==> design.v <==
`timescale 1ns / 1ps
module reg_file(
	input clk,
	input write_en,
	input [3:0] wrData,
	input [15:0] DataIn,
	input [3:0] rdDataA,
	input [3:0] rdDataB,
	output reg [15:0] A,
	output reg [15:0] B);
	reg [15:0] reg1,  reg2,  reg3,  reg4;
   reg [15:0] reg5,  reg6,  reg7,  reg8;
   reg [15:0] reg9,  reg10, reg11, reg12;
   reg [15:0] reg13, reg14, reg15;
	always@(*)
	begin
		case (rdDataA)
		 0 : A = 0;
		 1 : A = reg1;
		 2 : A = reg2;
		 3 : A = reg3;
		 4 : A = reg4;
		 5 : A = reg5;
		 6 : A = reg6;
		 7 : A = reg7;
		 8 : A = reg8;
		 9 : A = reg9;
		 10 : A = reg10;
		 11 : A = reg11;
		 12 : A = reg12;
		 13 : A = reg13;
		 14 : A = reg14;
		 15 : A = reg15;
		endcase
		case (rdDataB)
		 0 : B = 0;
		 1 : B = reg1;
		 2 : B = reg2;
		 3 : B = reg3;
		 4 : B = reg4;
		 5 : B = reg5;
		 6 : B = reg6;
		 7 : B = reg7;
		 8 : B = reg8;
		 9 : B = reg9;
		 10 : B = reg10;
		 11 : B = reg11;
		 12 : B = reg12;
		 13 : B = reg13;
		 14 : B = reg14;
		 15 : B = reg15;
		endcase	
	end
	always@(posedge clk)
	begin
	   if (write_en)
			case (wrData)
				0 : begin end
				1 : reg1 <= DataIn;
				2 : reg2 <= DataIn;
				3 : reg3 <= DataIn;
				4 : reg4 <= DataIn;
				5 : reg5 <= DataIn;
				6 : reg6 <= DataIn;
				7 : reg7 <= DataIn;
				8 : reg8 <= DataIn;
				9 : reg9 <= DataIn;
			  10 : reg10 <= DataIn;
			  11 : reg11 <= DataIn;
			  12 : reg12 <= DataIn;
			  13 : reg13 <= DataIn;
			  14 : reg14 <= DataIn;
			  15 : reg15 <= DataIn;
			endcase
	end
endmodule
`timescale 1ns / 1ps
module Core(
	input             clk,
	input             rst,                        
	input      [15:0] mem_to_core_data,           
	output reg [15:0] core_to_mem_data,           
	output reg [23:0] core_to_mem_address,        
	output reg        core_to_mem_write_enable);  
	parameter ADD  = 4'b0000;
	parameter ADDI = 4'b0001;
	parameter SUB  = 4'b0010;
	parameter LW   = 4'b0011;
	parameter SW   = 4'b0100;
	parameter LUI  = 4'b0101;
	parameter CMP  = 4'b0110;
	parameter BR   = 4'b0111;
	parameter JMP  = 4'b1000;
	parameter SLL  = 4'b1001;
	parameter SLR  = 4'b1010;
	parameter AND  = 4'b1011;
	parameter NAND = 4'b1100;
	parameter OR   = 4'b1101;
	parameter NOT  = 4'b1110;
	parameter LLI  = 4'b1111;
	parameter FETCH   = 3'b000;
	parameter DECODE  = 3'b001;
	parameter EXECUTE = 3'b010;
	parameter LOAD1   = 3'b011;
	parameter LOAD2   = 3'b100;
	parameter STORE   = 3'b101;
	parameter BRANCH  = 3'b110;
	parameter JUMP    = 3'b111;
	reg        zero;                   
	reg        negative;               
	reg        addr_ext;               
	reg [2:0]  core_state;             
	reg [23:0] pc;                     
	reg [3:0]  opcode;
	reg [3:0]  offset;
	reg [3:0]  dest_index;
	reg [3:0]  branch_index;
	reg [7:0]  immediate;
	reg [15:0] reg_data1;
	reg [15:0] reg_data2;
	reg         write_enable;
	reg  [3:0]  read_index1;
	reg  [3:0]  read_index2;
	reg  [3:0]  write_index;
	reg  [15:0] write_data;
	wire [15:0] read_data1;
	wire [15:0] read_data2;
	reg_file _reg_file(
	 .clk      (clk), 
	 .rdDataA  (read_index1),
	 .rdDataB  (read_index2),
	 .write_en (write_enable),
	 .DataIn   (write_data),
	 .wrData   (write_index),
	 .A		  (read_data1),
	 .B		  (read_data2));
	always@(*)
	begin
	 read_index1  = 0;
	 read_index2  = 0;
	 write_data   = 0;
	 write_enable = 0;
	 write_index  = 0;
	 core_to_mem_address      = 0;
	 core_to_mem_data         = 0;
	 core_to_mem_write_enable = 0;
	 case (core_state)
	  FETCH:   core_to_mem_address = pc;
	  DECODE:  begin 
				   read_index1 = mem_to_core_data[11:8];  
				   read_index2 = mem_to_core_data[7:4];   
			     end
	  EXECUTE: begin 
	            write_index  = dest_index;
				   write_enable = 1;
				   if      (opcode == ADD)
				    write_data = reg_data1 + reg_data2;
				   else if (opcode == ADDI)
				    write_data = reg_data1 + immediate;
				   else if (opcode == SUB)
				    write_data = reg_data2 - reg_data1;						 
				   else if (opcode == SLL)
				    write_data = reg_data1 << offset;
				   else if (opcode == SLR)
				    write_data = reg_data1 >> offset;
				   else if (opcode == AND)
				    write_data = reg_data1 & reg_data2;
				   else if (opcode == NAND)
				    write_data = ~(reg_data1 & reg_data2);
				   else if (opcode == OR)
				    write_data = reg_data1 | reg_data2;
				   else if (opcode == NOT)
				    write_data = ~reg_data1;
				   else if (opcode == LUI)
				    write_data = {immediate, reg_data1[7:0]};
				   else if (opcode == LLI)
				    write_data = {reg_data1[15:8], immediate};
				   else if (opcode == CMP)
				    write_enable = 0;
				  end
	  LOAD1:   begin
					if (addr_ext == 0)
				    core_to_mem_address = pc;
					else
					 core_to_mem_address = {immediate, mem_to_core_data};
				  end
	  LOAD2:   begin
				   write_enable = 1;
				   write_index  = dest_index;
				   write_data   = mem_to_core_data;
				  end
	  STORE:   begin
					if (addr_ext == 0)
					 core_to_mem_address = pc;
					else
					 begin
					  core_to_mem_address      = {immediate,mem_to_core_data};
					  core_to_mem_data         = reg_data1;
				     core_to_mem_write_enable = 1;
					 end
				  end
	  BRANCH: begin 
					if (addr_ext == 0)
				    core_to_mem_address = pc;
					else
					 core_to_mem_address = core_to_mem_address;
				 end
	  JUMP:   begin 
			      if (addr_ext == 0)
				    core_to_mem_address = pc;
					else
					 core_to_mem_address = core_to_mem_address;
				 end
	 endcase
	end
	always@(posedge clk)
	 begin	
	 if (rst)
	  begin
	   core_state <= FETCH;
	   pc         <= 24'h3c8c;
	   addr_ext   <= 0;
	  end
	 else
	 case (core_state)
	  FETCH:   begin 
			      core_state <= DECODE;
			      pc         <= pc + 1'b1;
			     end
	  DECODE:  begin
				   opcode        = mem_to_core_data[15:12];
				   immediate    <= mem_to_core_data[7:0];
				   offset       <= mem_to_core_data[3:0];
				   reg_data1    <= read_data1;
				   reg_data2    <= read_data2;
					branch_index <= mem_to_core_data[11:8];
				   if (opcode == LW || opcode == LUI || opcode == LLI || opcode == ADDI)
				    dest_index <= mem_to_core_data[11:8];
				   else
				    dest_index <= mem_to_core_data[7:4];
				   if (opcode == ADD  ||
				       opcode == ADDI ||
				       opcode == SUB  ||
				       opcode == CMP  ||
				       opcode == SLL  ||
				       opcode == SLR  ||
				       opcode == AND  ||
				       opcode == NAND ||
				       opcode == OR   ||
				       opcode == LUI  ||
				       opcode == LLI  ||
				       opcode == NOT)
				    core_state <= EXECUTE;
				   else if (opcode == LW)
				    core_state <= LOAD1;
				   else if (opcode == SW)
				    core_state <= STORE;
				   else if (opcode == BR)
				    core_state <= BRANCH;
				   else if (opcode == JMP)
				    core_state <= JUMP;
				  end
	  EXECUTE: begin 
				   if (opcode == CMP) 
				    begin
					  zero <= reg_data1 == reg_data2;
					  if (reg_data1 < reg_data2)
					   negative <= 1;	
					  else
					   negative <= 0;
				    end
				   core_state <= FETCH;
				  end
	  LOAD1:   begin
				   if (addr_ext == 1)
				    begin 
				     core_state <= LOAD2;
			        addr_ext   <= 0;
				    end
				   else
				    addr_ext <= 1;
				  end
	  LOAD2:   begin
	            core_state <= FETCH;
					pc         <= pc + 1'b1;
	           end
	  STORE:   begin
				   if (addr_ext == 1)
					 begin
				     core_state <= FETCH;
					  pc         <= pc + 1'b1;
					  addr_ext   <= 0;
					 end
				   else
				    addr_ext <= 1;
				  end
	  BRANCH:  begin
					if (addr_ext == 1)
				    begin 
				     if      (branch_index == 4'b0000)  
				      if (zero)
				       pc <= {immediate, mem_to_core_data};
				      else
				       pc <= pc + 1'b1; 
				     else if (branch_index == 4'b0001)  
				      if (!zero)
				       pc <= {immediate, mem_to_core_data};	
				      else
				       pc <= pc + 1'b1; 					  
				     else if (branch_index == 4'b0010)  
				      if (negative)
				       pc <= {immediate, mem_to_core_data};	
				      else
				       pc <= pc + 1'b1;
				     else if (branch_index == 4'b0011)  
				      if (zero || negative)
				       pc <= {immediate, mem_to_core_data};	
				      else
				       pc <= pc + 1'b1;					  
				     else if (branch_index == 4'b0100)  
				      if (!negative && !zero)
				       pc <= {immediate, mem_to_core_data}; 
				      else
				       pc <= pc + 1'b1;
				     else if (branch_index == 4'b0101)  
				      if (!negative || zero)
				       pc <= {immediate, mem_to_core_data};
				      else
				       pc <= pc + 1'b1;  
				     core_state <= FETCH;
				     addr_ext   <= 0;
				    end
				   else
				    addr_ext <= 1;
				  end
	  JUMP:    begin
				   if (addr_ext == 1)
				    begin 
			        pc <= {immediate, mem_to_core_data};
				     core_state <= FETCH;
			        addr_ext <= 0;
				    end
				   else
				    addr_ext <= 1;
				  end	
	  endcase
	 end
endmodule
==> run.sh <==
#!/bin/bash
# the make line also repeats each setting of config.mk as NAME=value (left out here)
make -C /OpenROAD-flow-scripts/flow DESIGN_CONFIG=/design/flow/config.mk WORK_HOME=/design/flow/orfs CLKGATE_MAP_FILE= finish
==> config.mk <==
export PLATFORM = sky130hd
export DESIGN_NAME = Core
export DESIGN_NICKNAME = Core
export VERILOG_FILES = /design/flow/design.v
export SDC_FILE = /design/flow/constraint.sdc
export NUM_CORES = 4
export LEC_CHECK = 0
export CAP_MARGIN = 20
export CELL_PAD_IN_SITES_GLOBAL_PLACEMENT = 0
export CORE_MARGIN = 2
export CORE_UTILIZATION = 38
export CTS_CLUSTER_SIZE = 71
export MIN_ROUTING_LAYER = met1
export PLACE_DENSITY = 0.78
export SLEW_MARGIN = 30
==> constraint.sdc <==
create_clock -name core_clock -period 5.14 [get_ports {clk}]
set_input_delay 1.0280 -clock core_clock [delete_from_list [all_inputs] [get_ports {clk}]]
set_output_delay 1.0280 -clock core_clock [all_outputs]
set_load 0.01 [all_outputs]
==> results.ini, run 1 <==
[run_status]
status=finished clean

[final_timing]
report.final.setup_viol=0
tns_ns=0
final.period_utilization_pct=87.8
fin_skew_ns=0.0460
setup_ws_ns=0.627
clock.fmax_mhz=222
layout_min_cycle_time_ns=4.51
tightest_slew_ns=1.09
slew_headroom_pct=27.0
rsz0062_at_grt=false
final_hold_viol_count=0
maxSlewViolCount=0

[worst_setup_path]
crit_type=reg2out
crit_path_max_incr_delay_ns=0.57
startpoint_type=flop
cp_max_fo=22
r2r_slack_ns=0.91
r2r-start=reg_data1[2]
crit_buf_inv=1
path_cells=or2_2, nor3_1, nand2_1, nand2_1, o21ai_0, a21oi_1, clkdlybuf4s50_1
critical-path-top-delay-family=simple AND/OR/NAND/NOR gates
path_common_cell=nand2_1
critPathRequiredTime_ns=4.11
end_kind=primary output
endpoint=core_to_mem_address[15]
timing.rr.end=_reg_file.reg7[10]
crit_arrival_ns=3.49
worstSetupStartpoint=core_state[7]
reg2regPathDepth=10
cp.depth=7
critical-path-slowest-cell=clkdlybuf4s50_1

[power_and_ir_drop]
p_sw_mw=1.95
p_comb_share_pct=15.2
powerComb_mw=1.03
leakage_nw=8.16
powerDensity_mw_per_mm2=280
finalPower_mw=6.78
switching_share_pct=28.8
seq_power_mw=3.05
power.group.top=registers
vdd_drop_max_mv=0.260
pwr-share-seq_pct=45.0
p_int_mw=4.83
p_clk_share_pct=39.8
p_clk_mw=2.70

[placement]
dp.cells=2875
dp_hpwl_mm=65.7
pre_cts_slack_ns=0.952
port_buffers=58
gp_congestion=1.04

[floorplan]
initCoreUtil_pct=38.5
fp.dieH_um=241
rows=86
core_sq_mm=0.0552
die_w_um=241
num_io_pins=59
chipArea_sq_mm=0.0578

[synthesis]
ys.flops=327
ys_chip_area_sq_mm=0.0213
yosys-stat-cells=2116
synth_area_sq_mm=0.0213
yosys-top-cells-count=edfxtp_1 (294), nor2_1 (166), nand2_1 (159)
logic_family=AND-OR/OR-AND gates
synthesis.nets=2195
ys_sh_aoi_pct=21.9
syn_avg_cell_area_sq_um=10.0
synth-edff-count=294
postSynthSeqShare_pct=44.6
top_area_share_pct=41.5
synthArstFlopShare_pct=0
ys.flop_type=edfxtp_1
fa_ha_area_share_pct=3.70
top_area_cell=edfxtp_1
synth_top_cell_by_count=edfxtp_1
yosysWarnings=2
topCellsByArea=edfxtp_1 (42%), ha_1 (3.4%), o21ai_0 (3.2%)
simple_gate_share_pct=17.7
xor_share_pct=2.27
synth.distinct_cells=84
muxShareOfSynthArea_pct=5.21
synthCells=2116

[cells_and_area]
n_fill_cell=5228
final_util_pct=43.9
nets=2246
fin_cells=2944
area_delta_synth_final_pct=14.1

[global_routing]
grt_pass1_vias=18800
antenna_found_initial=1
grt_pass1_wl_mm=133
grt_max_degree=46
grt_overflow_total=0
grt_usage_pct=31.8

[routing]
vias=20100
wirelength_mm=93.1
drtIter0Drc=3064
firstDrtPassIters=9
antenna_left=0
viasPerCell=6.83
wire_per_inst_um=31.6
antennaDiodeCount=0
drc_errors=0

[clocking]
cts_sinks=327
numCtsBuffers=37
post_cts_buffers=0
cts_buffer_depth=3
ctsResizeCount=0
hold_buffers=0
htreeDepth=2
path_clk_slew_ns=0.05
cts-root-buf=clkbuf_16
tritoncts=built
worstSkewPairLatency_ns=0.59

[worst_hold_path]
min_to=pc[5]
holdCritStartpoint=pc[5]
holdPathStages=2
hold_path.class=reg2reg

[job]
warnings=59
drv_cap=0

[per-layer routing]
metal  GRT usage (%)  routed length (um)
met1            41.3               35200
met2            48.9               41000
met3            6.57               10500
met4            19.1                6330
met5               0                   0
[area by class of cell]
| type | count | area, sq um | share of cell area [%] |
|---|---|---|---|
| clock buffer | 40 | 937 | 3.86 |
| clock inverter | 28 | 292 | 1.20 |
| inverter | 63 | 236 | 0.975 |
| multi-input combinational | 1560 | 10900 | 44.8 |
| sequential | 327 | 9490 | 39.1 |
| tap | 748 | 936 | 3.86 |
| timing repair buffer | 178 | 1500 | 6.19 |
[per-stage QoR]
step           instance area, sq um  hold slack (ns)
2_1_floorplan                 21300            0.495
3_3_place_gp                  23000            0.539
3_5_place_dp                  23000            0.548
4_1_cts                       24200            0.557
5_1_grt                       24300            0.580
6_report                      24300            0.562
==> run 2: changes to the inputs <==
Settings changed: CELL_PAD_IN_SITES_GLOBAL_PLACEMENT 0 to not set, CORE_UTILIZATION 38 to 72, CTS_CLUSTER_SIZE 71 to 50, MIN_ROUTING_LAYER met1 to not set, PLACE_DENSITY 0.78 to not set, SETUP_SLACK_MARGIN set to -0.47, SLEW_MARGIN 30 to 20.
Clock period 5.14 ns to 4.7 ns, I/O delays scaled along.
==> results.ini, run 2 <==
[synthesis]
yosysWarnings=2  ; unchanged
topCellsByArea=edfxtp_1 (42%), ha_1 (3.4%), o21ai_0 (3.2%)
synthArstFlopShare_pct=0  ; unchanged
synthesis.nets=2195  ; unchanged
fa_ha_area_share_pct=3.70  ; unchanged
muxShareOfSynthArea_pct=5.21  ; unchanged
ys.flop_type=edfxtp_1
synth.distinct_cells=84  ; unchanged
top_area_share_pct=41.5  ; unchanged
yosys-stat-cells=2116  ; unchanged
ys_chip_area_sq_mm=0.0213  ; unchanged
top_area_cell=edfxtp_1
synth-edff-count=294  ; unchanged
synthCells=2116  ; unchanged
ys_sh_aoi_pct=21.9  ; unchanged
yosys-top-cells-count=edfxtp_1 (294), nor2_1 (166), nand2_1 (159)
logic_family=AND-OR/OR-AND gates
simple_gate_share_pct=17.7  ; unchanged
syn_avg_cell_area_sq_um=10.0  ; unchanged
postSynthSeqShare_pct=44.6  ; unchanged
synth_area_sq_mm=0.0213  ; unchanged
xor_share_pct=2.27  ; unchanged
ys.flops=327  ; unchanged
synth_top_cell_by_count=edfxtp_1

[floorplan]
core_sq_mm=0.0289  ; -48%
num_io_pins=59  ; unchanged
fp.dieH_um=176  ; -27%
rows=62  ; -28%
die_w_um=176  ; -27%
initCoreUtil_pct=73.7  ; +35 points
chipArea_sq_mm=0.0309  ; -47%

[power_and_ir_drop]
p_clk_share_pct=39.3  ; -0.5 points
powerDensity_mw_per_mm2=311  ; +11%
seq_power_mw=3.34  ; +9.5%
p_sw_mw=2.06  ; +5.4%
p_int_mw=5.32  ; +10%
pwr-share-seq_pct=45.3  ; +0.3 points
switching_share_pct=27.9  ; -0.89 points
p_clk_mw=2.89  ; +7%
leakage_nw=8.13  ; -0.42%
p_comb_share_pct=15.4  ; +0.2 points
powerComb_mw=1.14  ; +10%
power.group.top=registers
finalPower_mw=7.37  ; +8.7%
vdd_drop_max_mv=0.363  ; +40%

[worst_setup_path]
critical-path-slowest-cell=edfxtp_1
timing.rr.end=_reg_file.reg3[15]
endpoint=_reg_file.reg3[15]
crit_type=reg2reg
critPathRequiredTime_ns=4.90  ; +0.79 ns
r2r-start=reg_data1[8]
cp.depth=9  ; +2
reg2regPathDepth=9  ; -1
r2r_slack_ns=0.42  ; -0.49 ns
cp_max_fo=15  ; -32%
worstSetupStartpoint=reg_data1[8]
crit_arrival_ns=4.48  ; +0.99 ns
crit_path_max_incr_delay_ns=0.83  ; +0.26 ns
end_kind=flop
crit_buf_inv=1  ; unchanged
critical-path-top-delay-family=simple AND/OR/NAND/NOR gates
path_cells=inv_1, ha_1, or4_4, nor2_1, o311ai_1, a31oi_1, mux2_2, nor4_1, o21ai_2
startpoint_type=flop

[worst_hold_path]
hold_path.class=reg2reg
holdPathStages=2  ; unchanged
min_to=reg_data2[13]
holdCritStartpoint=_reg_file.reg4[13]

[routing]
wirelength_mm=88.2  ; -5.3%
vias=21600  ; +7.6%
drtIter0Drc=5390  ; +76%
firstDrtPassIters=22  ; +13
wire_per_inst_um=34.3  ; +8.4%
viasPerCell=8.42  ; +23%
antenna_left=0  ; unchanged
drc_errors=0  ; unchanged

[job]
drv_cap=0  ; unchanged
warnings=61  ; +3.4%

[clocking]
numCtsBuffers=34  ; -8.1%
hold_buffers=0  ; unchanged
cts_buffer_depth=3  ; unchanged
post_cts_buffers=0  ; unchanged
cts-root-buf=clkbuf_16
cts_sinks=327  ; unchanged
worstSkewPairLatency_ns=0.55  ; -0.04 ns
htreeDepth=2  ; unchanged
tritoncts=built
path_clk_slew_ns=0.07  ; +0.02 ns
ctsResizeCount=0  ; unchanged

[placement]
pre_cts_slack_ns=0.416  ; -0.535 ns
port_buffers=58  ; unchanged
dp_hpwl_mm=57.9  ; -12%
placed_cell_area_sq_mm=0.0225  ; -2.1%
gp_congestion=1.18  ; +13%

[run_status]
status=finished clean

[final_timing]
clock.fmax_mhz=234
final_hold_viol_count=0  ; unchanged
slew_headroom_pct=22.0  ; -5.0 points
tightest_slew_ns=1.17  ; +0.0816 ns
setup_ws_ns=0.420  ; -0.207 ns
report.final.setup_viol=0  ; unchanged
final.period_utilization_pct=91.1  ; +3.3 points
rsz0062_at_grt=false
tns_ns=0  ; unchanged
layout_min_cycle_time_ns=4.28
fin_skew_ns=0.0405  ; -0.00551 ns
maxSlewViolCount=0  ; unchanged

[global_routing]
grt_overflow_total=0  ; unchanged
grt_pass1_vias=20300  ; +7.7%
antenna_found_initial=5  ; +4
grt_max_degree=41  ; -11%
grt_usage_pct=57.2  ; +25 points
grt_pass1_wl_mm=129  ; -2.9%

[cells_and_area]
nets=2240  ; -0.27%
final_util_pct=82.2  ; +38 points
n_fill_cell=1689  ; -68%
postLayoutCellArea_sq_mm=0.0237  ; -2.2%
area_delta_synth_final_pct=11.6

[run 2: stage by stage]
| stage | hold WS [ns] | cells |
|---|---|---|
| after floorplan | 0.495 | 2116 |
| after global placement | 0.527 | 2508 |
| after detailed placement | 0.539 | 2508 |
| after CTS | 0.559 | 2568 |
| after global routing | 0.588 | 2570 |
| final | 0.575 | 2572 |
[run 2: area by class of cell]
class | count | area (sq um) | share of cell area (%)
well taps | 384 | 480 | 2.03
diodes | 3 | 7.51 | 0.0317
repair buffers | 175 | 1470 | 6.20
clock buffers | 40 | 947 | 3.99
multi-input cells | 1560 | 10900 | 45.8
inverters | 63 | 236 | 0.997
flip-flops and latches | 327 | 9490 | 40.0
clock inverters | 20 | 230 | 0.971
[run 2: per-layer routing]
layer | vias up | share of wire [%] | global-route usage, % | wire [um]
met2 | 2692 | 40 | 80.7 | 35300
met3 | 930 | 19 | 27.9 | 16600
met1 | 9673 | 30 | 66.8 | 26100
met5 | - | 0.040 | 1.60 | 35
li1 | 8344 | - | - | -
met4 | 6 | 11 | 43.8 | 10100
==> run 3: changes to the inputs <==
Settings changed: CORE_UTILIZATION 72 to 19, CTS_CLUSTER_SIZE 50 to not set, SETUP_SLACK_MARGIN -0.47 to not set.
Clock period 4.7 ns to 5.41 ns, I/O delays scaled along.
==> results.ini, run 3 <==
[power_and_ir_drop]
p_int_mw=4.58  ; -14%
power.group.top=registers
powerDensity_mw_per_mm2=253  ; -18%
finalPower_mw=6.36  ; -14%
switching_share_pct=28.0  ; +0.14 points
pwr-share-seq_pct=45.6  ; +0.3 points
p_clk_mw=2.48  ; -14%
p_comb_share_pct=15.4  ; about the same
powerComb_uw=980  ; -10%
p_clk_share_pct=39.0  ; -0.3 points
p_sw_mw=1.78  ; -13%
leakage_nw=8.10  ; -0.28%
vdd_drop_max_mv=0.213  ; -41%
seq_power_mw=2.90  ; -13%

[synthesis]
synthesis.nets=2195  ; unchanged
synthArstFlopShare_pct=0  ; unchanged
top_area_cell=edfxtp_1
postSynthSeqShare_pct=44.6  ; unchanged
synthCells=2116  ; unchanged
top_area_share_pct=41.5  ; unchanged
yosys-stat-cells=2116  ; unchanged
ys.flop_type=edfxtp_1
ys.flops=327  ; unchanged
fa_ha_area_share_pct=3.70  ; unchanged
synth_area_sq_mm=0.0213  ; unchanged
ys_sh_aoi_pct=21.9  ; unchanged
xor_share_pct=2.27  ; unchanged
synth_top_cell_by_count=edfxtp_1
yosysWarnings=2  ; unchanged
syn_avg_cell_area_sq_um=10.0  ; unchanged
synth.distinct_cells=84  ; unchanged
logic_family=AND-OR/OR-AND gates
yosys-top-cells-count=edfxtp_1 (294), nor2_1 (166), nand2_1 (159)
ys_chip_area_sq_mm=0.0213  ; unchanged
simple_gate_share_pct=17.7  ; unchanged
muxShareOfSynthArea_pct=5.21  ; unchanged
synth-edff-count=294  ; unchanged
topCellsByArea=edfxtp_1 (42%), ha_1 (3.4%), o21ai_0 (3.2%)

[clocking]
ctsResizeCount=0  ; unchanged
post_cts_buffers=0  ; unchanged
hold_buffers=0  ; unchanged
tritoncts=built
cts-root-buf=clkbuf_16
worstSkewPairLatency_ns=0.57  ; +0.02 ns
cts_sinks=327  ; unchanged
htreeDepth=2  ; unchanged
cts_buffer_depth=3  ; unchanged
numCtsBuffers=36  ; +5.9%
path_clk_slew_ns=0.06  ; about the same

[worst_setup_path]
cp_max_fo=22  ; +7
crit_arrival_ns=3.60  ; -0.88 ns
critical-path-top-delay-family=simple AND/OR/NAND/NOR gates
r2r-start=reg_data1[10]
critical-path-slowest-cell=clkdlybuf4s50_1
reg2regPathDepth=10  ; +1
endpoint=core_to_mem_address[1]
worstSetupStartpoint=core_state[3]
critPathRequiredTime_ns=4.33  ; -0.57 ns
startpoint_type=flop
crit_path_max_incr_delay_ns=0.69  ; -0.14 ns
path_cells=or2_2, nor3_1, nand2_1, nand2_1, o21ai_0, a21oi_1, clkdlybuf4s50_1
crit_type=reg2out
timing.rr.end=_reg_file.reg11[15]
path_common_cell=nand2_1
end_kind=primary output
cp.depth=7  ; -2
crit_buf_inv=1  ; unchanged
r2r_slack_ns=0.94  ; +0.52 ns

[final_timing]
slew_headroom_pct=28.3  ; +6.3 points
rsz0062_at_grt=false
layout_min_cycle_time_ns=4.68
setup_ws_ns=0.726  ; +0.307 ns
tightest_slew_ns=1.07  ; -0.102 ns
final_hold_viol_count=0  ; unchanged
maxSlewViolCount=0  ; unchanged
tns_ns=0  ; unchanged
clock.fmax_mhz=214
final.period_utilization_pct=86.6  ; -4.5 points
fin_skew_ns=0.0388  ; -0.00171 ns
report.final.setup_viol=0  ; unchanged

[routing]
antennaDiodeCount=0  ; -3
wire_per_inst_um=25.0  ; -27%
antenna_left=0  ; unchanged
drc_errors=0  ; unchanged
wirelength_mm=92.0  ; +4.3%
viasPerCell=5.42  ; -36%
firstDrtPassIters=9  ; -59%
vias=19900  ; -7.9%
drtIter0Drc=3561  ; -34%

[global_routing]
grt_overflow_total=0  ; unchanged
grt_pass1_wl_mm=132  ; +1.8%
antenna_found_initial=4  ; -1
grt_pass1_vias=18300  ; -9.6%
grt_max_degree=41  ; unchanged
grt_usage_pct=15.2  ; -42 points

[cells_and_area]
n_fill_cell=12000  ; +610%
final_util_pct=22.6  ; -60 points
area_delta_synth_final_pct=18.0
nets=2241  ; +0.045%

[floorplan]
die_w_um=338  ; +93%
chipArea_sq_mm=0.115  ; +270%
core_sq_mm=0.111  ; +280%
rows=122  ; +97%
fp.dieH_um=338  ; +93%
initCoreUtil_pct=19.2  ; -54 points
num_io_pins=59  ; unchanged

[worst_hold_path]
holdPathStages=2  ; unchanged
min_to=pc[5]
hold_path.class=reg2reg
holdCritStartpoint=pc[5]

[run_status]
status=finished clean

[placement]
dp_hpwl_mm=64.8  ; +12%
gp_congestion=1.01  ; -14%
pre_cts_slack_ns=1.06  ; +0.648 ns
port_buffers=58  ; unchanged

[job]
warnings=59  ; -3.3%
drv_cap=0  ; unchanged

[run 3: through the flow]
step | cells | hold WS, ns | instance area (sq um)
after global routing | 3677 | 0.590 | 25100
after CTS | 3677 | 0.545 | 25100
after global placement | 3612 | 0.535 | 23900
after detailed placement | 3612 | 0.536 | 23900
after floorplan | 2116 | 0.495 | 21300
final | 3677 | 0.553 | 25100
[run 3: cell type report]
type / instances / area, sq um / share of cell area, %
inverters: 63 / 236 / 0.943
repair buffers: 174 / 1450 / 5.78
clock inverters: 25 / 246 / 0.982
multi-input cells: 1560 / 10900 / 43.3
flip-flops and latches: 327 / 9490 / 37.8
well taps: 1488 / 1860 / 7.42
clock buffers: 40 / 947 / 3.78
[run 3: layer usage]
layer / global-route usage (%) / routed length (um) / vias to the layer above
met4: 7.00 / 4930 / 2
met2: 22.4 / 38600 / 1577
met5: 0 / 10 / -
met3: 3.49 / 11300 / 344
met1: 21.1 / 37100 / 9664
li1: - / - / 8350
==> run 4: changes to the inputs <==
Settings changed: CAP_MARGIN 20 to 5, CORE_UTILIZATION 19 to 66, CTS_CLUSTER_DIAMETER set to 102, CTS_CLUSTER_SIZE set to 24, SLEW_MARGIN 20 to 40.
Clock period 5.41 ns to 3.01 ns, I/O delays scaled along.
==> results.ini, run 4 <==
[job]
drv_cap=0  ; unchanged
warnings=63  ; +6.8%

[synthesis]
xor_share_pct=2.27  ; unchanged
synthesis.nets=2195  ; unchanged
top_area_share_pct=41.5  ; unchanged
synthCells=2116  ; unchanged
ys.flop_type=edfxtp_1
synth-edff-count=294  ; unchanged
muxShareOfSynthArea_pct=5.21  ; unchanged
fa_ha_area_share_pct=3.70  ; unchanged
postSynthSeqShare_pct=44.6  ; unchanged
synth_area_sq_mm=0.0213  ; unchanged
synth_top_cell_by_count=edfxtp_1
syn_avg_cell_area_sq_um=10.0  ; unchanged
yosysWarnings=2  ; unchanged
ys_sh_aoi_pct=21.9  ; unchanged
yosys-top-cells-count=edfxtp_1 (294), nor2_1 (166), nand2_1 (159)
top_area_cell=edfxtp_1
ys_chip_area_sq_mm=0.0213  ; unchanged
topCellsByArea=edfxtp_1 (42%), ha_1 (3.4%), o21ai_0 (3.2%)
synth.distinct_cells=84  ; unchanged
synthArstFlopShare_pct=0  ; unchanged
logic_family=AND-OR/OR-AND gates
simple_gate_share_pct=17.7  ; unchanged
ys.flops=327  ; unchanged
yosys-stat-cells=2116  ; unchanged

[worst_hold_path]
hold_path.class=reg2reg
holdCritStartpoint=pc[21]
holdPathStages=2  ; unchanged
min_to=pc[21]

[power_and_ir_drop]
power.group.top=registers
switching_share_pct=29.7  ; +1.7 points
p_int_mw=7.27  ; +59%
p_clk_mw=2.87  ; +16%
powerComb_mw=2.32  ; +140%
pwr-share-seq_pct=49.9  ; +4.3 points
p_comb_share_pct=22.4  ; +7.0 points
seq_power_mw=5.16  ; +78%
leakage_nw=9.54  ; +18%
vdd_drop_max_mv=0.638  ; +200%
powerDensity_mw_per_mm2=392  ; +55%
p_sw_mw=3.07  ; +72%
p_clk_share_pct=27.7  ; -11 points

[final_timing]
setup_ws_ns=-0.286  ; -1.01 ns
final_hold_viol_count=0  ; unchanged
tightest_slew_ns=1.09  ; +0.0244 ns
final.period_utilization_pct=109  ; +23 points
fin_skew_ns=0.0452  ; +0.00638 ns
rsz0062_at_grt=true
maxSlewViolCount=0  ; unchanged
report.final.setup_viol=174  ; +174
whs_ns=0.569  ; +0.0166 ns
layout_min_cycle_time_ns=3.30
slew_headroom_pct=26.9  ; -1.5 points
clock.fmax_mhz=303

[placement]
dp_hpwl_mm=65.0  ; +0.27%
gp_congestion=1.17  ; +15%
port_buffers=58  ; unchanged

[routing]
viasPerCell=8.08  ; +49%
drtIter0Drc=5086  ; +43%
wirelength_mm=95.6  ; +3.9%
vias=22800  ; +14%
wire_per_inst_um=33.8  ; +35%
firstDrtPassIters=12  ; +3
antenna_left=0  ; unchanged
drc_errors=0  ; unchanged

[floorplan]
num_io_pins=59  ; unchanged
die_w_um=183  ; -46%
core_sq_mm=0.0316  ; -71%
chipArea_sq_mm=0.0337  ; -71%
initCoreUtil_pct=67.2  ; +48 points
fp.dieH_um=183  ; -46%
rows=65  ; -47%

[global_routing]
grt_max_degree=36  ; -12%
grt_usage_pct=56.7  ; +41 points
grt_overflow_total=0  ; unchanged
grt_pass1_vias=21700  ; +19%
grt_pass1_wl_mm=140  ; +6.1%
antenna_found_initial=11  ; +7

[clocking]
numCtsBuffers=18  ; -50%
htreeDepth=1  ; -1
cts-root-buf=clkbuf_16
tritoncts=built
cts_buffer_depth=3  ; unchanged
cts_sinks=327  ; unchanged
worstSkewPairLatency_ns=0.56  ; about the same
path_clk_slew_ns=0.10  ; +0.04 ns

[worst_setup_path]
critPathRequiredTime_ns=3.33  ; -1.00 ns
path_cells=buf_12, nor4_4, buf_4, nand2_4, buf_4, nor3_2, a22oi_1, a21oi_1, a221oi_1, nand4_1
crit_arrival_ns=3.62  ; +0.02 ns
cp.depth=10  ; +3
worstSetupStartpoint=core_state[7]
critical-path-top-delay-family=simple AND/OR/NAND/NOR gates
end_kind=flop
timing.rr.end=reg_data1[5]
startpoint_type=flop
reg2regPathDepth=10  ; unchanged
crit_type=reg2reg
crit_buf_inv=3  ; +2
critical-path-slowest-cell=nor3_2
cp_max_fo=13  ; -41%
crit_path_max_incr_delay_ns=0.72  ; +0.03 ns
r2r-start=core_state[7]
path_common_cell=buf_4
r2r_slack_ns=-0.29  ; -1.23 ns
endpoint=reg_data1[5]

[cells_and_area]
n_fill_cell=1796  ; -85%
final_util_pct=83.4  ; +61 points
nets=2490  ; +11%
area_delta_synth_final_pct=24.1

[run_status]
status=failed layout checks
violatedChecks=negative setup slack

## run 4: through the flow
step	setup WS [ns]	area, sq um	power, mW	instances	TNS (ns)
6_report	-0.286	26400	10.3	2825	-12.79
5_1_grt	-0.216	26400	10.5	2820	-18.09
4_1_cts	-0.109	26000	10.0	2812	-4.56
3_5_place_dp	-0.414	24800	7.24	2762	-44.24
3_3_place_gp	-0.356	24700	7.18	2761	-39.79
2_1_floorplan	0.0114	21300	6.32	2116	0
## run 4: area by class of cell
class                   instances  area [sq um]  share of cell area, %
multi-input cells            1562         11600                   43.8
clock buffers                  24           515                   1.95
flip-flops and latches        327          9490                   36.0
well taps                     402           503                   1.91
clock inverters                 3          62.6                  0.237
repair buffers                439          3990                   15.1
inverters                      63           236                  0.897
diodes                          5          12.5                 0.0474
## run 4: timing repair
action,4_1_cts,5_1_grt
cloned,6,0
setup buffers,17,9
pin swaps,18,29
gates resized,159,63
setup endpoints to repair,221,304
endpoints found under the hold margin,0,0
hold buffers,0,0
## run 4: layer usage
metal	track usage [%]	wire length, um
met1	64.5	29000
met2	82.1	38900
met3	26.8	16800
met4	43.8	10800
met5	2.07	64
==> run 5: changes to the inputs <==
Settings changed: CAP_MARGIN 5 to 25, CELL_PAD_IN_SITES_DETAIL_PLACEMENT set to 2, CORE_UTILIZATION 66 to 40, CTS_CLUSTER_DIAMETER 102 to not set, CTS_CLUSTER_SIZE 24 to not set, GPL_ROUTABILITY_DRIVEN set to 0, MAX_ROUTING_LAYER set to met5, PLACE_DENSITY_LB_ADDON set to 0.26, SLEW_MARGIN 40 to 20, TNS_END_PERCENT set to 30.
Clock period 3.01 ns to 5.16 ns, I/O delays scaled along.
==> results.ini, run 5 <==
[synthesis]
synthArstFlopShare_pct=0  ; unchanged
yosys-stat-cells=2116  ; unchanged
ys.flops=327  ; unchanged
top_area_share_pct=41.5  ; unchanged
muxShareOfSynthArea_pct=5.21  ; unchanged
postSynthSeqShare_pct=44.6  ; unchanged
yosysWarnings=2  ; unchanged
synth_top_cell_by_count=edfxtp_1
simple_gate_share_pct=17.7  ; unchanged
synth-edff-count=294  ; unchanged
xor_share_pct=2.27  ; unchanged
ys_sh_aoi_pct=21.9  ; unchanged
topCellsByArea=edfxtp_1 (42%), ha_1 (3.4%), o21ai_0 (3.2%)
synth.distinct_cells=84  ; unchanged
ys.flop_type=edfxtp_1
syn_avg_cell_area_sq_um=10.0  ; unchanged
yosys-top-cells-count=edfxtp_1 (294), nor2_1 (166), nand2_1 (159)
top_area_cell=edfxtp_1
synthesis.nets=2195  ; unchanged
fa_ha_area_share_pct=3.70  ; unchanged
ys_chip_area_sq_mm=0.0213  ; unchanged
synthCells=2116  ; unchanged
logic_family=AND-OR/OR-AND gates
synth_area_sq_mm=0.0213  ; unchanged

[routing]
antenna_left=0  ; unchanged
wire_per_inst_um=44.7  ; +32%
drc_errors=0  ; unchanged
viasPerCell=8.13  ; +0.65%
wirelength_mm=129  ; +35%
vias=23400  ; +2.7%
firstDrtPassIters=13  ; +1
drtIter0Drc=4566  ; -10%

[power_and_ir_drop]
pwr-share-seq_pct=41.8  ; -8.1 points
switching_share_pct=31.2  ; +1.5 points
powerComb_mw=1.22  ; -47%
p_clk_share_pct=41.5  ; +14 points
vdd_drop_max_mv=0.506  ; -21%
powerDensity_mw_per_mm2=302  ; -23%
finalPower_mw=7.31  ; -29%
power.group.top=registers
seq_power_mw=3.06  ; -41%
p_comb_share_pct=16.7  ; -5.7 points
p_sw_mw=2.28  ; -26%
leakage_nw=8.15  ; -15%
p_int_mw=5.03  ; -31%
p_clk_mw=3.03  ; +6%

[worst_setup_path]
worstSetupStartpoint=reg_data1[8]
timing.rr.end=_reg_file.reg14[15]
end_kind=flop
cp.depth=9  ; -1
reg2regPathDepth=9  ; -1
endpoint=_reg_file.reg14[15]
critical-path-slowest-cell=edfxtp_1
critical-path-top-delay-family=simple AND/OR/NAND/NOR gates
startpoint_type=flop
r2r_slack_ns=-0.04  ; +0.25 ns
crit_path_max_incr_delay_ns=0.96  ; +0.24 ns
r2r-start=reg_data1[8]
crit_buf_inv=1  ; -2
path_cells=inv_1, ha_1, or4_4, nor2_1, o311ai_1, a31oi_1, mux2_2, nor4_1, o21ai_2
crit_type=reg2reg
cp_max_fo=15  ; +2
crit_arrival_ns=5.42  ; +1.80 ns
critPathRequiredTime_ns=5.38  ; +2.05 ns

[final_timing]
tightest_slew_ns=1.46  ; +0.372 ns
slew_headroom_pct=1.71  ; -25 points
fin_skew_ns=0.0513  ; +0.00612 ns
report.final.setup_viol=15  ; -91%
setup_ws_ns=-0.0379  ; +0.248 ns
layout_min_cycle_time_ns=5.20  ; +1.90 ns
maxSlewViolCount=0  ; unchanged
clock.fmax_mhz=192  ; -37%
final.period_utilization_pct=101  ; -8.8 points
rsz0062_at_grt=false
final_hold_viol_count=0  ; unchanged

[global_routing]
grt_usage_pct=47.3  ; -9.3 points
antenna_found_initial=19  ; +8
grt_overflow_total=0  ; unchanged
grt_pass1_wl_mm=184  ; +31%
grt_max_degree=44  ; +22%
grt_pass1_vias=24200  ; +11%

[cells_and_area]
area_delta_synth_final_pct=14.0
postLayoutCellArea_sq_mm=0.0242  ; -8.1%
final_util_pct=46.1  ; -37 points
nets=2234  ; -10%
n_fill_cell=5325  ; +200%
fin_cells=2882  ; +2.0%
ff_latch_area_sq_mm=0.00949  ; about the same
final-comb-area_sq_mm=0.0109  ; -5.6%

[clocking]
htreeDepth=2  ; +1
cts_buffer_depth=3  ; unchanged
cts_sinks=327  ; unchanged
ctsResizeCount=0  ; -100%
worstSkewPairLatency_ns=0.63  ; +0.07 ns
path_clk_slew_ns=0.06  ; -0.04 ns
numCtsBuffers=38  ; +20
post_cts_buffers=0  ; -17
cts-root-buf=clkbuf_16
tritoncts=built
hold_buffers=0  ; unchanged

[worst_hold_path]
holdCritStartpoint=pc[14]
min_to=pc[14]
hold_path.class=reg2reg
holdPathStages=2  ; unchanged

[floorplan]
fp.dieH_um=235  ; +28%
die_w_um=235  ; +28%
core_sq_mm=0.0526  ; +66%
rows=84  ; +29%
num_io_pins=59  ; unchanged
initCoreUtil_pct=40.5  ; -27 points
chipArea_sq_mm=0.0550  ; +63%

[placement]
port_buffers=58  ; unchanged
pre_cts_slack_ns=0.507  ; +0.922 ns
dp.cells=2796  ; +1.2%
placed_cell_area_sq_mm=0.0228  ; -8.1%
dp_hpwl_mm=79.5  ; +22%

[job]
drv_cap=0  ; unchanged
warnings=59  ; -6.3%

[run_status]
violatedChecks=negative setup slack
status=failed layout checks

==> run 5: stage by stage <==
stage | TNS (ns) | hold slack (ns)
after floorplan | 0 | 0.495
after global placement | 0 | 0.527
after detailed placement | 0 | 0.561
after CTS | 0 | 0.606
after global routing | 0 | 0.633
final | -0.302 | 0.612
==> run 5: cell type report <==
type / instances / area share [%]
clock buffers: 42 / 3.99
multi-input cells: 1560 / 45.0
flip-flops and latches: 327 / 39.2
clock inverters: 25 / 1.43
diodes: 12 / 0.124
inverters: 63 / 0.976
repair buffers: 165 / 5.73
well taps: 688 / 3.55
==> run 5: routing by layer <==
| metal | global-route usage, % | wire length (um) |
|---|---|---|
| met1 | 50.2 | 41800 |
| met2 | 68.0 | 54000 |
| met3 | 25.4 | 18300 |
| met4 | 40.6 | 14400 |
| met5 | 6.16 | 324 |
==> run 6: changes to the inputs <==
Settings changed: ABC_AREA set to 0, CAP_MARGIN 25 to 40, CELL_PAD_IN_SITES_DETAIL_PLACEMENT 2 to not set, CELL_PAD_IN_SITES_GLOBAL_PLACEMENT set to 2, CORE_ASPECT_RATIO set to 0.52, CORE_UTILIZATION 40 to 66, CTS_CLUSTER_DIAMETER set to 253, CTS_CLUSTER_SIZE set to 84, GPL_ROUTABILITY_DRIVEN 0 to 1, GPL_TIMING_DRIVEN set to 0, HOLD_SLACK_MARGIN set to 0.26, MAX_ROUTING_LAYER met5 to met4, MIN_ROUTING_LAYER set to met2, PLACE_DENSITY_LB_ADDON 0.26 to not set, SLEW_MARGIN 20 to 30, TNS_END_PERCENT 30 to not set.
Clock period 5.16 ns to 3.31 ns, I/O delays scaled along.
==> results.ini, run 6 <==
[floorplan]
rows=47  ; -44%
chipArea_sq_mm=0.0337  ; -39%
die_w_um=253  ; +7.8%
fp.dieH_um=133  ; -43%
initCoreUtil_pct=66.9  ; +26 points
core_sq_mm=0.0318  ; -40%

[synthesis]
muxShareOfSynthArea_pct=5.21  ; unchanged
yosys-stat-cells=2116  ; unchanged
synth-edff-count=294  ; unchanged
yosysWarnings=2  ; unchanged
ys_sh_aoi_pct=21.9  ; unchanged
xor_share_pct=2.27  ; unchanged
syn_avg_cell_area_sq_um=10.0  ; unchanged
synth.distinct_cells=84  ; unchanged
top_area_share_pct=41.5  ; unchanged
yosys-top-cells-count=edfxtp_1 (294), nor2_1 (166), nand2_1 (159)
ys_chip_area_sq_mm=0.0213  ; unchanged
logic_family=AND-OR/OR-AND gates
synth_area_sq_mm=0.0213  ; unchanged
simple_gate_share_pct=17.7  ; unchanged
fa_ha_area_share_pct=3.70  ; unchanged
top_area_cell=edfxtp_1
postSynthSeqShare_pct=44.6  ; unchanged
synthCells=2116  ; unchanged
synth_top_cell_by_count=edfxtp_1
ys.flops=327  ; unchanged
topCellsByArea=edfxtp_1 (42%), ha_1 (3.4%), o21ai_0 (3.2%)
synthesis.nets=2195  ; unchanged
synthArstFlopShare_pct=0  ; unchanged
ys.flop_type=edfxtp_1

[run_status]
tool.error=[ERROR GPL-0301] Utilization 115.142 % exceeds 100%.
status=did not finish
failed_stage=3_1_place_gp_skip_io

==> run 7: changes to the inputs <==
Settings changed: ABC_AREA 0 to 1, CAP_MARGIN 40 to 35, CELL_PAD_IN_SITES_GLOBAL_PLACEMENT 2 to 3, CORE_ASPECT_RATIO 0.52 to 0.68, CORE_UTILIZATION 66 to 46, CTS_CLUSTER_DIAMETER 253 to not set, CTS_CLUSTER_SIZE 84 to not set, GPL_ROUTABILITY_DRIVEN 1 to not set, GPL_TIMING_DRIVEN 0 to not set, HOLD_SLACK_MARGIN 0.26 to not set, MAX_ROUTING_LAYER met4 to not set, MIN_ROUTING_LAYER met2 to not set, TNS_END_PERCENT set to 100.
Clock period 3.31 ns to 6.08 ns, I/O delays scaled along.
==> results.ini, run 7 <==
[synthesis]
postSynthSeqShare_pct=42.0  ; -2.6 points
synth.distinct_cells=51  ; -39%
ys.flops=327  ; unchanged
yosys-stat-cells=3044  ; +44%
top_area_cell=edfxtp_1
yosysWarnings=2  ; unchanged
syn_avg_cell_area_sq_um=7.42  ; -26%
topCellsByArea=edfxtp_1 (39%), nand2_1 (13%), inv_1 (6.8%)
synthCells=3044  ; +44%
yosys-top-cells-count=nand2_1 (754), inv_1 (409), o21ai_0 (301)
logic_family=simple AND/OR/NAND/NOR gates
synth_top_cell_by_count=nand2_1
muxShareOfSynthArea_pct=0.0443  ; -5.2 points
ys_sh_aoi_pct=20.4  ; -1.6 points
ys.flop_type=edfxtp_1
ys_chip_area_sq_mm=0.0226  ; +6.3%
synth-edff-count=294  ; unchanged
xor_share_pct=0.969  ; -1.3 points
simple_gate_share_pct=23.6  ; +5.9 points
synth_area_sq_mm=0.0226  ; +6.3%
synthArstFlopShare_pct=0  ; unchanged
top_area_share_pct=39.1  ; -2.5 points
synthesis.nets=3123  ; +42%
fa_ha_area_share_pct=3.48  ; -0.22 points

[run_status]
failed_stage=3_1_place_gp_skip_io
status=did not finish
tool.error=[ERROR GPL-0301] Utilization 108.996 % exceeds 100%.

[floorplan]
fp.dieH_um=187  ; +40%
initCoreUtil_pct=46.9  ; -20 points
chipArea_sq_mm=0.0509  ; +51%
die_w_um=273  ; +7.9%
rows=66  ; +40%
core_sq_mm=0.0481  ; +52%

==> run 8: changes to the inputs <==
Settings changed: ABC_AREA 1 to not set, CAP_MARGIN 35 to 20, CELL_PAD_IN_SITES_GLOBAL_PLACEMENT 3 to not set, CORE_ASPECT_RATIO 0.68 to not set, CORE_UTILIZATION 46 to 65, SLEW_MARGIN 30 to 20, TNS_END_PERCENT 100 to not set.
Clock period 6.08 ns to 4.09 ns, I/O delays scaled along.
==> results.ini, run 8 <==
[power_and_ir_drop]
finalPower_mw=8.30
vdd_drop_max_mv=0.458
powerComb_mw=1.36
pwr-share-seq_pct=45.9
p_sw_mw=2.31
seq_power_mw=3.81
leakage_nw=8.35
p_clk_mw=3.12
p_comb_share_pct=16.4
powerDensity_mw_per_mm2=343
p_clk_share_pct=37.6
p_int_mw=5.99
switching_share_pct=27.9
power.group.top=registers

[worst_setup_path]
path_cells=buf_4, inv_1, ha_1, or4_4, nor2_1, o311ai_1, a31oi_1, mux2_2, nor4_2, o21ai_1, buf_4
cp.depth=11
cp_max_fo=15
path_common_cell=buf_4
r2r-start=reg_data1[10]
crit_buf_inv=3
r2r_slack_ns=0.14
crit_type=reg2reg
critical-path-slowest-cell=or4_4
reg2regPathDepth=11
endpoint=_reg_file.reg13[15]
startpoint_type=flop
critical-path-top-delay-family=simple AND/OR/NAND/NOR gates
crit_path_max_incr_delay_ns=0.62
end_kind=flop
timing.rr.end=_reg_file.reg13[15]
critPathRequiredTime_ns=4.39
worstSetupStartpoint=reg_data1[10]
crit_arrival_ns=4.25

[global_routing]
grt_overflow_total=0
antenna_found_initial=7
grt_usage_pct=52.1
grt_pass1_vias=19800
grt_max_degree=41
grt_pass1_wl_mm=129

[clocking]
path_clk_slew_ns=0.10
hold_buffers=0
cts-root-buf=clkbuf_16
worstSkewPairLatency_ns=0.60
numCtsBuffers=31
htreeDepth=1
cts_buffer_depth=3
tritoncts=built
cts_sinks=327

[final_timing]
fin_skew_ns=0.0363
whs_ns=0.555
clock.fmax_mhz=253
final_hold_viol_count=0
maxSlewViolCount=0
layout_min_cycle_time_ns=3.95
tns_ns=0
rsz0062_at_grt=false
tightest_slew_ns=1.15
final.period_utilization_pct=96.5
setup_ws_ns=0.142
slew_headroom_pct=22.7
report.final.setup_viol=0

[worst_hold_path]
hold_path.class=reg2reg
holdPathStages=2
holdCritStartpoint=pc[9]
min_to=pc[9]

[floorplan]
chipArea_sq_mm=0.0342  ; -33%
num_io_pins=59
die_w_um=185  ; -32%
core_sq_mm=0.0324  ; -33%
fp.dieH_um=185  ; -1.0%
initCoreUtil_pct=65.7  ; +19 points
rows=66  ; unchanged

[synthesis]
synthArstFlopShare_pct=0  ; unchanged
top_area_share_pct=41.5  ; +2.5 points
simple_gate_share_pct=17.7  ; -5.9 points
logic_family=AND-OR/OR-AND gates
muxShareOfSynthArea_pct=5.21  ; +5.2 points
fa_ha_area_share_pct=3.70  ; +0.22 points
yosys-top-cells-count=edfxtp_1 (294), nor2_1 (166), nand2_1 (159)
xor_share_pct=2.27  ; +1.3 points
postSynthSeqShare_pct=44.6  ; +2.6 points
ys.flop_type=edfxtp_1
synthCells=2116  ; -30%
synth_area_sq_mm=0.0213  ; -5.9%
topCellsByArea=edfxtp_1 (42%), ha_1 (3.4%), o21ai_0 (3.2%)
synth.distinct_cells=84  ; +65%
synthesis.nets=2195  ; -30%
yosys-stat-cells=2116  ; -30%
ys_sh_aoi_pct=21.9  ; +1.6 points
yosysWarnings=2  ; unchanged
ys_chip_area_sq_mm=0.0213  ; -5.9%
synth_top_cell_by_count=edfxtp_1
syn_avg_cell_area_sq_um=10.0  ; +35%
synth-edff-count=294  ; unchanged
ys.flops=327  ; unchanged
top_area_cell=edfxtp_1

[routing]
drc_errors=0
wirelength_mm=89.2
drtIter0Drc=4694
wire_per_inst_um=33.2
antenna_left=0
vias=21300
firstDrtPassIters=12
viasPerCell=7.92

[placement]
dp_hpwl_mm=61.3
gp_congestion=1.11
placed_cell_area_sq_mm=0.0230
pre_cts_slack_ns=0.210
port_buffers=58
dp.cells=2623

[cells_and_area]
postLayoutCellArea_sq_mm=0.0242
fin_cells=2683
area_delta_synth_final_pct=13.7
final_util_pct=74.7
nets=2294

[job]
drv_cap=0
warnings=61

[run_status]
status=finished clean

[run 8: metal layers]
layer	global-route usage (%)	wire length [um]	part of all wire, %	vias up
li1	-	-	-	8468
met1	62.5	28200	32	9762
met2	76.9	37100	42	2302
met3	19.4	14800	17	720
met4	38.4	8940	10	6
met5	0	78	0.087	-
[run 8: area by class of cell]
type,count,area (sq um)
Tap cell,442,553
Timing Repair Buffer,232,1910
Clock buffer,35,791
Fill cell,2275,8200
Sequential cell,327,9490
Inverter,63,236
Clock inverter,22,297
Antenna cell,2,5.00
Multi-Input combinational cell,1560,10900
[run 8: repair_timing]
item,in CTS,in global routing
resized,0,2
setup endpoints to repair,0,37
buffers inserted,0,0
==> run 9: changes to the inputs <==
Settings changed: ABC_AREA set to 1, CAP_MARGIN 20 to 35, CELL_PAD_IN_SITES_DETAIL_PLACEMENT set to 0, CELL_PAD_IN_SITES_GLOBAL_PLACEMENT set to 0, CORE_ASPECT_RATIO set to 1.59, CORE_MARGIN 2 to 9, CORE_UTILIZATION 65 to 39, CTS_CLUSTER_SIZE set to 73, GPL_ROUTABILITY_DRIVEN set to 0, GPL_TIMING_DRIVEN set to 1, MIN_ROUTING_LAYER set to met1, PLACE_DENSITY_LB_ADDON set to 0.24, SETUP_SLACK_MARGIN set to 0.31, SLEW_MARGIN 20 to 5, TNS_END_PERCENT set to 95.
Clock period 4.09 ns to 3.26 ns, I/O delays scaled along.
==> results.ini, run 9 <==
[synthesis]
fa_ha_area_share_pct=3.48  ; -0.22 points
syn_avg_cell_area_sq_um=7.42  ; -26%
ys.flops=327  ; unchanged
topCellsByArea=edfxtp_1 (39%), nand2_1 (13%), inv_1 (6.8%)
synth-edff-count=294  ; unchanged
ys.flop_type=edfxtp_1
synth_area_sq_mm=0.0226  ; +6.3%
synthArstFlopShare_pct=0  ; unchanged
top_area_share_pct=39.1  ; -2.5 points
yosysWarnings=2  ; unchanged
xor_share_pct=0.969  ; -1.3 points
ys_chip_area_sq_mm=0.0226  ; +6.3%
yosys-top-cells-count=nand2_1 (754), inv_1 (409), o21ai_0 (301)
logic_family=simple AND/OR/NAND/NOR gates
simple_gate_share_pct=23.6  ; +5.9 points
postSynthSeqShare_pct=42.0  ; -2.6 points
ys_sh_aoi_pct=20.4  ; -1.6 points
muxShareOfSynthArea_pct=0.0443  ; -5.2 points
yosys-stat-cells=3044  ; +44%
top_area_cell=edfxtp_1
synth_top_cell_by_count=nand2_1
synthCells=3044  ; +44%
synth.distinct_cells=51  ; -39%
synthesis.nets=3123  ; +42%

[worst_setup_path]
crit_arrival_ns=3.30  ; -0.95 ns
critPathRequiredTime_ns=3.61  ; -0.78 ns
path_cells=ha_2, inv_2, fa_2, nor2_2, o21a_1, nor2_2, o21ai_1, buf_4, nand2_4, nor2_4, nand3_2, nand3_2, nand4_1, nand2_1, o21ai_2, buf_6
worstSetupStartpoint=reg_data1[0]
critical-path-slowest-cell=edfxtp_1
crit_path_max_incr_delay_ns=0.52  ; -0.10 ns
critical-path-top-delay-family=simple AND/OR/NAND/NOR gates
r2r_slack_ns=0.30  ; +0.16 ns
crit_buf_inv=3  ; unchanged
cp_max_fo=8  ; -7
r2r-start=reg_data1[0]
crit_type=reg2reg
cp.depth=16  ; +5
timing.rr.end=_reg_file.reg13[14]
startpoint_type=flop
reg2regPathDepth=16  ; +5
endpoint=_reg_file.reg13[14]
end_kind=flop

[final_timing]
clock.fmax_mhz=338  ; +33%
maxSlewViolCount=0  ; unchanged
final.period_utilization_pct=90.8  ; -5.7 points
fin_skew_ns=0.0226  ; -0.0137 ns
rsz0062_at_grt=true
slew_headroom_pct=36.1  ; +13 points
final_hold_viol_count=0  ; unchanged
report.final.setup_viol=0  ; unchanged
layout_min_cycle_time_ns=2.96  ; -0.989 ns
setup_ws_ns=0.301  ; +0.159 ns
tns_ns=0  ; unchanged
tightest_slew_ns=0.957  ; -0.196 ns

[cells_and_area]
postLayoutCellArea_sq_mm=0.0270  ; +12%
n_fill_cell=5574  ; +150%
area_delta_synth_final_pct=19.4
nets=3324  ; +45%
fin_cells=3996  ; +49%

[placement]
dp_hpwl_mm=75.3  ; +23%
placed_cell_area_sq_mm=0.0252  ; +9.4%
port_buffers=58  ; unchanged
pre_cts_slack_ns=-0.0250  ; -0.235 ns
dp.cells=3897  ; +49%

[floorplan]
num_io_pins=59  ; unchanged
die_w_um=209  ; +13%
initCoreUtil_pct=39.7  ; -26 points
rows=110  ; +67%
chipArea_sq_mm=0.0672  ; +97%
core_sq_mm=0.0570  ; +76%
fp.dieH_um=322  ; +74%

[power_and_ir_drop]
powerDensity_mw_per_mm2=392  ; +14%
leakage_nw=11.5  ; +38%
vdd_drop_max_mv=0.445  ; -2.7%
seq_power_mw=4.76  ; +25%
power.group.top=registers
p_comb_share_pct=17.7  ; +1.3 points
p_clk_share_pct=37.2  ; -0.4 points
p_int_mw=7.44  ; +24%
p_sw_mw=3.13  ; +36%
p_clk_mw=3.94  ; +26%
finalPower_mw=10.6  ; +27%
pwr-share-seq_pct=45.0  ; -0.9 points
powerComb_mw=1.88  ; +38%
switching_share_pct=29.6  ; +1.8 points

[clocking]
cts_sinks=327  ; unchanged
worstSkewPairLatency_ns=0.61  ; about the same
cts-root-buf=clkbuf_16
hold_buffers=0  ; unchanged
cts_buffer_depth=3  ; unchanged
tritoncts=built
path_clk_slew_ns=0.07  ; -0.03 ns
htreeDepth=1  ; unchanged
numCtsBuffers=31  ; unchanged

[global_routing]
grt_overflow_total=0  ; unchanged
grt_pass1_wl_mm=150  ; +16%
grt_max_degree=64  ; +56%
grt_usage_pct=29.8  ; -22 points
grt_pass1_vias=23400  ; +18%
antenna_found_initial=2  ; -5

[routing]
antennaDiodeCount=0  ; -2
drc_errors=0  ; unchanged
drtIter0Drc=3144  ; -33%
antenna_left=0  ; unchanged
vias=24800  ; +16%
firstDrtPassIters=8  ; -4
wire_per_inst_um=26.1  ; -22%
viasPerCell=6.20  ; -22%
wirelength_mm=104  ; +17%

[run_status]
status=finished clean

[job]
warnings=61  ; unchanged
drv_cap=0  ; unchanged

[worst_hold_path]
hold_path.class=reg2reg
holdCritStartpoint=pc[3]
holdPathStages=2  ; unchanged
min_to=pc[3]

run 9: stage by stage:
stage,utilization (%),hold slack [ns]
after global routing,47.4,0.556
after CTS,46.5,0.515
after detailed placement,44.2,0.496
after floorplan,-,0.454
final,47.4,0.536
after global placement,44.2,0.491
run 9: per-layer routing:
layer | track usage (%) | wire (um)
met5 | 0 | 39
met4 | 25.1 | 11100
met3 | 6.71 | 10600
met2 | 51.2 | 49100
met1 | 30.6 | 33200
run 9: cell type report:
class / instances / area, sq um / share of cell area, %
Tap cell: 728 / 911 / 3.38
Sequential cell: 327 / 9500 / 35.2
Timing Repair inverter: 1 / 7.51 / 0.0278
Clock buffer: 32 / 779 / 2.89
Inverter: 437 / 1660 / 6.13
Clock inverter: 24 / 304 / 1.13
Timing Repair Buffer: 290 / 2370 / 8.79
Multi-Input combinational cell: 2157 / 11500 / 42.5
run 9: what timing repair did:
item,4_1_cts,5_1_grt
gates cloned,1,4
buffers inserted,18,19
resized,154,163
setup endpoints to repair,221,287
pin swaps,5,20
==> run 10: changes to the inputs <==
Settings changed: CELL_PAD_IN_SITES_DETAIL_PLACEMENT 0 to 2, CORE_UTILIZATION 39 to 51, CTS_CLUSTER_SIZE 73 to 13, GPL_TIMING_DRIVEN 1 to 0, MAX_ROUTING_LAYER set to met4.
==> results.ini, run 10 <==
[synthesis]
ys_sh_aoi_pct=20.4  ; unchanged
synthCells=3044  ; unchanged
top_area_cell=edfxtp_1
ys.flop_type=edfxtp_1
simple_gate_share_pct=23.6  ; unchanged
synth-edff-count=294  ; unchanged
yosys-top-cells-count=nand2_1 (754), inv_1 (409), o21ai_0 (301)
yosys-stat-cells=3044  ; unchanged
syn_avg_cell_area_sq_um=7.42  ; unchanged
synthArstFlopShare_pct=0  ; unchanged
xor_share_pct=0.969  ; unchanged
muxShareOfSynthArea_pct=0.0443  ; unchanged
postSynthSeqShare_pct=42.0  ; unchanged
top_area_share_pct=39.1  ; unchanged
ys_chip_area_sq_mm=0.0226  ; unchanged
synthesis.nets=3123  ; unchanged
topCellsByArea=edfxtp_1 (39%), nand2_1 (13%), inv_1 (6.8%)
synth_area_sq_mm=0.0226  ; unchanged
synth_top_cell_by_count=nand2_1
ys.flops=327  ; unchanged
fa_ha_area_share_pct=3.48  ; unchanged
logic_family=simple AND/OR/NAND/NOR gates
synth.distinct_cells=51  ; unchanged
yosysWarnings=2  ; unchanged

[floorplan]
chipArea_sq_mm=0.0524  ; -22%
rows=96  ; -13%
fp.dieH_um=283  ; -12%
die_w_um=185  ; -11%
num_io_pins=59  ; unchanged
core_sq_mm=0.0435  ; -24%
initCoreUtil_pct=52.0  ; +12 points

[run_status]
failed_stage=3_5_place_dp
tool.error=Error: detail_place.tcl, 38 bad optional access
status=did not finish

[placement]
port_buffers=58  ; unchanged

## run 10: through the flow
step / TNS, ns / hold slack (ns) / setup WS (ns) / power, mW / cells
global placement: -289.06 / 0.477 / -1.05 / 6.40 / 3690
floorplan: 0 / 0.454 / 0.356 / 5.80 / 3044
==> run 11: changes to the inputs <==
Settings changed: ABC_AREA 1 to not set, CAP_MARGIN 35 to 20, CELL_PAD_IN_SITES_DETAIL_PLACEMENT 2 to not set, CELL_PAD_IN_SITES_GLOBAL_PLACEMENT 0 to not set, CORE_ASPECT_RATIO 1.59 to not set, CORE_MARGIN 9 to 2, CORE_UTILIZATION 51 to 68, CTS_CLUSTER_SIZE 13 to not set, GPL_ROUTABILITY_DRIVEN 0 to not set, GPL_TIMING_DRIVEN 0 to not set, MAX_ROUTING_LAYER met4 to not set, MIN_ROUTING_LAYER met1 to not set, PLACE_DENSITY set to 0.37, PLACE_DENSITY_LB_ADDON 0.24 to not set, SETUP_SLACK_MARGIN 0.31 to not set, SLEW_MARGIN 5 to 20, TNS_END_PERCENT 95 to not set.
Clock period 3.26 ns to 5.13 ns, I/O delays scaled along.
==> results.ini, run 11 <==
[worst_hold_path]
min_to=pc[5]
hold_path.class=reg2reg
holdPathStages=2
holdCritStartpoint=pc[5]

[global_routing]
antenna_found_initial=2
grt_max_degree=44
grt_use_met2_pct=77.5
grt_overflow_total=0
grt_pass1_vias=20000
grt_usage_pct=53.2
grt_pass1_wl_mm=129
top_usage_layer=met2
grt_use_met3_pct=19.2
gr-usage-met1_pct=64.3

[clocking]
numCtsBuffers=35
cts_sinks=327
post_cts_buffers=0
cts_buffer_depth=3
cts-root-buf=clkbuf_16
worstSkewPairLatency_ns=0.55
tritoncts=built
ctsResizeCount=0
hold_buffers=0
path_clk_slew_ns=0.06
htreeDepth=2

[power_and_ir_drop]
seq_power_mw=3.06
p_sw_mw=1.89
p_int_mw=4.91
p_clk_mw=2.71
finalPower_mw=6.80
switching_share_pct=27.8
powerDensity_mw_per_mm2=287
power.group.top=registers
vdd_drop_max_mv=0.394
pwr-share-seq_pct=45.0
p_clk_share_pct=39.8
leakage_nw=8.10
powerComb_mw=1.04
p_comb_share_pct=15.3

[routing]
vias=21300
drc_errors=0
drtIter0Drc=4841
antennaDiodeCount=0
antenna_left=0
wirelength_mm=88.8
wire_per_inst_um=34.4
firstDrtPassIters=14
viasPerCell=8.27

[synthesis]
postSynthSeqShare_pct=44.6  ; +2.6 points
topCellsByArea=edfxtp_1 (42%), ha_1 (3.4%), o21ai_0 (3.2%)
yosys-top-cells-count=edfxtp_1 (294), nor2_1 (166), nand2_1 (159)
synth_area_sq_mm=0.0213  ; -5.9%
synth_top_cell_by_count=edfxtp_1
muxShareOfSynthArea_pct=5.21  ; +5.2 points
syn_avg_cell_area_sq_um=10.0  ; +35%
synth.distinct_cells=84  ; +65%
synthesis.nets=2195  ; -30%
ys.flops=327  ; unchanged
top_area_share_pct=41.5  ; +2.5 points
top_area_cell=edfxtp_1
yosys-stat-cells=2116  ; -30%
logic_family=AND-OR/OR-AND gates
fa_ha_area_share_pct=3.70  ; +0.22 points
yosysWarnings=2  ; unchanged
synthCells=2116  ; -30%
simple_gate_share_pct=17.7  ; -5.9 points
xor_share_pct=2.27  ; +1.3 points
synthArstFlopShare_pct=0  ; unchanged
ys_sh_aoi_pct=21.9  ; +1.6 points
ys_chip_area_sq_mm=0.0213  ; -5.9%
synth-edff-count=294  ; unchanged
ys.flop_type=edfxtp_1

[worst_setup_path]
path_cells=inv_1, ha_1, or4_4, nor2_1, o311ai_1, a31oi_1, mux2_2, nor4_1, o21ai_1
critical-path-top-delay-family=simple AND/OR/NAND/NOR gates
endpoint=_reg_file.reg3[15]
critPathRequiredTime_ns=5.25
crit_type=reg2reg
timing.rr.end=_reg_file.reg3[15]
cp_max_fo=15
worstSetupStartpoint=reg_data1[8]
end_kind=flop
cp.depth=9
critical-path-slowest-cell=edfxtp_1
startpoint_type=flop
crit_arrival_ns=5.11
r2r-start=reg_data1[8]
reg2regPathDepth=9
r2r_slack_ns=0.13
crit_buf_inv=1
crit_path_max_incr_delay_ns=0.94

[placement]
gp_congestion=1.13
port_buffers=58  ; unchanged
dp_hpwl_mm=59.2

[job]
drv_cap=0
warnings=61

[floorplan]
rows=64  ; -33%
num_io_pins=59  ; unchanged
core_sq_mm=0.0307  ; -29%
chipArea_sq_mm=0.0327  ; -38%
initCoreUtil_pct=69.3  ; +17 points
fp.dieH_um=181  ; -36%
die_w_um=181  ; -2.2%

[final_timing]
clock.fmax_mhz=200
layout_min_cycle_time_ns=5.00
tns_ns=0
maxSlewViolCount=0
fin_skew_ns=0.0437
report.final.setup_viol=0
final_hold_viol_count=0
final.period_utilization_pct=97.4
slew_headroom_pct=17.3
rsz0062_at_grt=false
tightest_slew_ns=1.23

[cells_and_area]
final_util_pct=77.3
area_delta_synth_final_pct=11.5
n_fill_cell=1970
nets=2234

[run_status]
status=finished clean

==> run 11: final cells by class <==
| type | instances | area [sq um] | share of cell area [%] |
|---|---|---|---|
| repair buffers | 168 | 1420 | 5.99 |
| clock inverters | 20 | 241 | 1.02 |
| multi-input cells | 1560 | 10900 | 45.9 |
| flip-flops and latches | 327 | 9490 | 40.0 |
| inverters | 63 | 238 | 1.00 |
| clock buffers | 44 | 952 | 4.02 |
| well taps | 396 | 495 | 2.09 |
==> run 11: routing by layer <==
layer / wire length (um) / up-vias
met5: 78 / -
met4: 10000 / 4
met3: 15800 / 849
met2: 36000 / 2534
met1: 27000 / 9580
li1: - / 8341
==> run 11: metrics by stage <==
stage | instances | setup slack (ns) | hold WS (ns) | instance area, sq um
after CTS | 2577 | 0.421 | 0.552 | 23700
after global routing | 2578 | 0.187 | 0.580 | 23700
after global placement | 2513 | 0.402 | 0.533 | 22500
after floorplan | 2116 | 1.76 | 0.495 | 21300
final | 2578 | 0.134 | 0.567 | 23700
after detailed placement | 2513 | 0.435 | 0.542 | 22500
Power figures rest on the tool's default switching activity, not on a simulated workload.
